Design pointwise_layer_stream, start of the top module:
module pointwise_layer_stream #(
    parameter DATA_W   = 8,
    parameter ACC_W    = 64,
    parameter CIN      = 16,
    parameter COUT     = 16,
    parameter PAR_CIN       = 8,
    parameter PAR_COUT       = 4
)(
    input  wire clk,
    input  wire reset,
    input  wire [CIN*DATA_W-1:0]  s_axis_tdata,
    input  wire                   s_axis_tvalid,
    output wire                   s_axis_tready,
    output wire [COUT*DATA_W-1:0] m_axis_tdata,
    output wire                   m_axis_tvalid,
    input  wire                   m_axis_tready,
    input  wire                         pw_wr_en,
    input  wire [$clog2(COUT*CIN)-1:0]  pw_wr_addr,
    input  wire signed [DATA_W-1:0]     pw_wr_data,
    output wire o_intr
);
    localparam NUM_CIN_ITER  = (CIN  + PAR_CIN  - 1) / PAR_CIN;
    localparam NUM_COUT_ITER = (COUT + PAR_COUT - 1) / PAR_COUT;
    localparam MAC_LATENCY = 3 + $clog2(PAR_CIN);
    wire                                  acc_clear;
    wire                                  acc_enable;
    wire signed [PAR_COUT*ACC_W-1:0]      acc_out;
    wire signed [CIN*DATA_W-1:0]          feature_full_reg;
    wire signed [PAR_CIN*DATA_W-1:0]      feature_slice;
    wire signed [PAR_COUT*PAR_CIN*DATA_W-1:0] weight_vec_block;
    wire [$clog2(NUM_CIN_ITER)-1:0]       cin_blk_idx;
    wire [$clog2(NUM_COUT_ITER)-1:0]      cout_blk_idx;
    wire signed [COUT*DATA_W-1:0]         fsm_out_vec;
  ...
Size in the first run: roughly 21000 cells after synthesis, roughly 4200 flip-flops, roughly 280 I/O pins, roughly 240000 µm² of cells after synthesis.
clock: 8.12 ns
lec_check: 0
cap_margin: 20
core_margin: 2
core_utilization: 65
slew_margin: 20
run.sh (not shown) runs the stock make flow with config.mk's settings and CLKGATE_MAP_FILE=.
==> next run, changes <==
--- a/flow/config.mk
+++ b/flow/config.mk
@@ -7,5 +7,14 @@
 export LEC_CHECK = 0
-export CAP_MARGIN = 20
+export ABC_AREA = 0
+export CAP_MARGIN = 5
+export CORE_ASPECT_RATIO = 0.8
 export CORE_MARGIN = 2
-export CORE_UTILIZATION = 65
+export CORE_UTILIZATION = 72
+export CTS_CLUSTER_DIAMETER = 312
+export CTS_CLUSTER_SIZE = 22
+export GPL_ROUTABILITY_DRIVEN = 0
+export GPL_TIMING_DRIVEN = 1
+export PLACE_DENSITY = 0.65
+export SETUP_SLACK_MARGIN = 1.2
 export SLEW_MARGIN = 20
+export TNS_END_PERCENT = 5
==> flow/constraint.sdc (replaced) <==
create_clock -name core_clock -period 4.87 [get_ports {clk}]
set_input_delay 0.9740 -clock core_clock [delete_from_list [all_inputs] [get_ports {clk}]]
set_output_delay 0.9740 -clock core_clock [all_outputs]
set_load 0.01 [all_outputs]
- power goes up by 54%
- sequential cell count is unchanged
- fmax came out higher by 13%
- global-route usage goes up by 4.4 points
- synthesized area is unchanged
- count of clock-buffer cells in the layout goes down by 256
- wire length rose by 4.6%
- die area drops by 9.7%
- design area stays flat
- worst hold slack gets better by 0.0077 ns
- cell count goes down by 1.1%
==> next run, changes <==
==> flow/config.mk (replaced) <==
export PLATFORM = sky130hd
export DESIGN_NAME = pointwise_layer_stream
export DESIGN_NICKNAME = pointwise_layer_stream
export VERILOG_FILES = /design/flow/design.v
export SDC_FILE = /design/flow/constraint.sdc
export NUM_CORES = 4
export LEC_CHECK = 0
export ABC_AREA = 1
export CAP_MARGIN = 20
export CELL_PAD_IN_SITES_DETAIL_PLACEMENT = 1
export CELL_PAD_IN_SITES_GLOBAL_PLACEMENT = 3
export CORE_ASPECT_RATIO = 0.8
export CORE_MARGIN = 2
export CORE_UTILIZATION = 65
export CTS_CLUSTER_DIAMETER = 96
export CTS_CLUSTER_SIZE = 82
export GPL_ROUTABILITY_DRIVEN = 0
export GPL_TIMING_DRIVEN = 0
export HOLD_SLACK_MARGIN = -0.01
export SETUP_SLACK_MARGIN = 2.1
export SLEW_MARGIN = 20
export TNS_END_PERCENT = 75
==> flow/constraint.sdc (replaced) <==
create_clock -name core_clock -period 9.41 [get_ports {clk}]
set_input_delay 1.8820 -clock core_clock [delete_from_list [all_inputs] [get_ports {clk}]]
set_output_delay 1.8820 -clock core_clock [all_outputs]
set_load 0.01 [all_outputs]
Outcome:
- Now the flow did not get past global placement without I/O
- synthesized cell count increases by 40%
- die size went up by 18%
- synthesized area went up by 7.0%
==> next run, changes <==
==> flow/config.mk (replaced) <==
export PLATFORM = sky130hd
export DESIGN_NAME = pointwise_layer_stream
export DESIGN_NICKNAME = pointwise_layer_stream
export VERILOG_FILES = /design/flow/design.v
export SDC_FILE = /design/flow/constraint.sdc
export NUM_CORES = 4
export LEC_CHECK = 0
export CAP_MARGIN = 40
export CORE_MARGIN = 2
export CORE_UTILIZATION = 72
export CTS_CLUSTER_DIAMETER = 96
export CTS_CLUSTER_SIZE = 14
export PLACE_DENSITY = 0.38
export SETUP_SLACK_MARGIN = -0.15
export SLEW_MARGIN = 20
==> flow/constraint.sdc (replaced) <==
create_clock -name core_clock -period 3.7 [get_ports {clk}]
set_input_delay 0.7400 -clock core_clock [delete_from_list [all_inputs] [get_ports {clk}]]
set_output_delay 0.7400 -clock core_clock [all_outputs]
set_load 0.01 [all_outputs]
Result: With this change the flow did not get past global routing. Area after synthesis drops by a few percent. Die size drops by about a fifth. Synthesized cell count drops by a quarter to a third.

try-ember:
pointwise_layer_stream again, from the RTL that the note above started with.
make LEC_CHECK=0 CAP_MARGIN=20 CORE_MARGIN=2 CORE_UTILIZATION=43 SLEW_MARGIN=20 finish   # period 5.26 ns
In summary, try-ember completed successfully, with a layout that passed the timing, DRC and antenna checks.
Input changes introduced in try-harbor (baseline for comparison: try-ember):
Settings: CORE_UTILIZATION: 43 -> 72; CTS_CLUSTER_DIAMETER: unset -> 96; GPL_ROUTABILITY_DRIVEN: unset -> 0; CORE_MARGIN: 2 -> 4; CTS_CLUSTER_SIZE: unset -> 19; SETUP_SLACK_MARGIN: unset -> -0.07; TNS_END_PERCENT: unset -> 75; CORE_ASPECT_RATIO: unset -> 0.8; GPL_TIMING_DRIVEN: unset -> 1; the clock period (ns, I/O delays scaled along): 5.26 -> 4.1.
Notes after the runs:
- The lower sum of negative setup slack came out of try-harbor.
- From the logs: try-harbor reached the end of the flow and failed the layout checks with setup timing.
- The final layout from try-ember, which completed every stage, passed the timing, DRC and antenna checks at the end of the flow.
- Higher largest net degree at the start of global routing goes to try-harbor over try-ember.
- From try-ember to try-harbor the numbers moved as follows: number of antenna violations at the first check in global routing +about 26%; internal portion of total power +about 22%.
- Against try-ember, try-harbor reports a clock transition at the registers of the reported paths that is higher.
- Compared with try-ember, total number of vias in try-harbor increased by a little under 10%.
Changes in try-delta relative to try-harbor:
Settings: CORE_ASPECT_RATIO: 0.8 -> unset; GPL_ROUTABILITY_DRIVEN: 0 -> unset; TNS_END_PERCENT: 75 -> unset; SETUP_SLACK_MARGIN: -0.07 -> unset; CORE_UTILIZATION: 72 -> 15; CORE_MARGIN: 4 -> 2; CTS_CLUSTER_SIZE: 19 -> unset; GPL_TIMING_DRIVEN: 1 -> unset; CTS_CLUSTER_DIAMETER: 96 -> unset; the clock period (ns, I/O delays scaled along): 4.1 -> 12.7.
Notes after the runs:
try-delta closes out successfully: all stages finished, all timing, DRC and antenna checks passed.
try-delta ended up with pw_wr_data[7] as its beginning of the critical path; try-harbor ended up with MAC_DP.feature_vec_r[26].
NOTE: ratio of final minimum period to clock period in try-delta falls short of that of try-harbor
The final reports for try-delta and try-harbor show clock share of power higher in the former.
Starting DRC count in detailed routing, try-harbor and try-delta: larger value in try-harbor

Starting RTL as in the previous note.
==> flow/config.mk <==
export PLATFORM = sky130hd
export DESIGN_NAME = pointwise_layer_stream
export DESIGN_NICKNAME = pointwise_layer_stream
export VERILOG_FILES = /design/flow/design.v
export SDC_FILE = /design/flow/constraint.sdc
export NUM_CORES = 4
export LEC_CHECK = 0
export CAP_MARGIN = 20
export CORE_ASPECT_RATIO = 0.8
export CORE_MARGIN = 2
export CORE_UTILIZATION = 72
export CTS_CLUSTER_DIAMETER = 96
export CTS_CLUSTER_SIZE = 19
export GPL_ROUTABILITY_DRIVEN = 1
export GPL_TIMING_DRIVEN = 1
export PLACE_DENSITY = 0.42
export SETUP_SLACK_MARGIN = 1.25
export SLEW_MARGIN = 20
export TNS_END_PERCENT = 75
==> flow/constraint.sdc <==
create_clock -name core_clock -period 4.2 [get_ports {clk}]
set_input_delay 0.8400 -clock core_clock [delete_from_list [all_inputs] [get_ports {clk}]]
set_output_delay 0.8400 -clock core_clock [all_outputs]
set_load 0.01 [all_outputs]
The first run finished but fails on negative setup slack.
Rerun with:
CORE_ASPECT_RATIO = default   (was 0.8)
CORE_UTILIZATION = 45   (was 72)
CTS_CLUSTER_DIAMETER = default   (was 96)
CTS_CLUSTER_SIZE = default   (was 19)
GPL_ROUTABILITY_DRIVEN = default   (was 1)
GPL_TIMING_DRIVEN = default   (was 1)
PLACE_DENSITY = default   (was 0.42)
SETUP_SLACK_MARGIN = default   (was 1.25)
TNS_END_PERCENT = default   (was 75)
clock period = 5.26 ns   (was 4.2 ns; I/O delays follow)
With this change the flow completed without violations.
Final cell count rose by 6.6%.
Via count drops by 8.5%.
Worst setup slack is better by 0.59 ns.
Core utilization falls by 32 points.
Wire length goes down by 8.3%.
Sequential power goes down by 20%.
Rerun with:
ABC_AREA = 1   (was default)
CAP_MARGIN = 30   (was 20)
CELL_PAD_IN_SITES_DETAIL_PLACEMENT = 2   (was default)
CORE_ASPECT_RATIO = 0.88   (was default)
CTS_CLUSTER_DIAMETER = 25   (was default)
CTS_CLUSTER_SIZE = 38   (was default)
GPL_ROUTABILITY_DRIVEN = 0   (was default)
GPL_TIMING_DRIVEN = 0   (was default)
HOLD_SLACK_MARGIN = 0.16   (was default)
MIN_ROUTING_LAYER = met2   (was default)
PLACE_DENSITY_LB_ADDON = 0.23   (was default)
SETUP_SLACK_MARGIN = 2.68   (was default)
SLEW_MARGIN = 0   (was 20)
clock period = 10.0 ns   (was 5.26 ns; I/O delays follow)
Outcome: Now the flow did not get past detailed placement (3_5_place_dp) (DPL-0033). Synthesized cell count climbs by about 40%. Die area goes up by about 7%. Synthesized area climbs by 7.0%.
Rerun with:
ABC_AREA = default   (was 1)
CAP_MARGIN = 20   (was 30)
CELL_PAD_IN_SITES_DETAIL_PLACEMENT = default   (was 2)
CORE_ASPECT_RATIO = default   (was 0.88)
CTS_CLUSTER_DIAMETER = default   (was 25)
CTS_CLUSTER_SIZE = default   (was 38)
GPL_ROUTABILITY_DRIVEN = default   (was 0)
GPL_TIMING_DRIVEN = default   (was 0)
HOLD_SLACK_MARGIN = default   (was 0.16)
MIN_ROUTING_LAYER = default   (was met2)
PLACE_DENSITY_LB_ADDON = default   (was 0.23)
SETUP_SLACK_MARGIN = -0.2   (was 2.68)
SLEW_MARGIN = 20   (was 0)
clock period = 5.26 ns   (was 10.0 ns; I/O delays follow)
=> This time the run completed without violations. Die area went down by a few percent. Synthesized cell count shrinks by a quarter to a third. Synthesized area goes down by a few percent.
Rerun with:
ABC_AREA = 1   (was default)
CORE_UTILIZATION = 65   (was 45)
SETUP_SLACK_MARGIN = default   (was -0.2)
clock period = 2.89 ns   (was 5.26 ns; I/O delays follow)
Outcome: The new run produced a layout that fails on negative setup slack; design area came out higher by 15%; sequential share of layout area decreases by 4.9 points; first-iteration DRC count is higher by 73%; routed wire length came out higher by 22%.
No activity file was given, so power comes from the tool's default toggle rates.
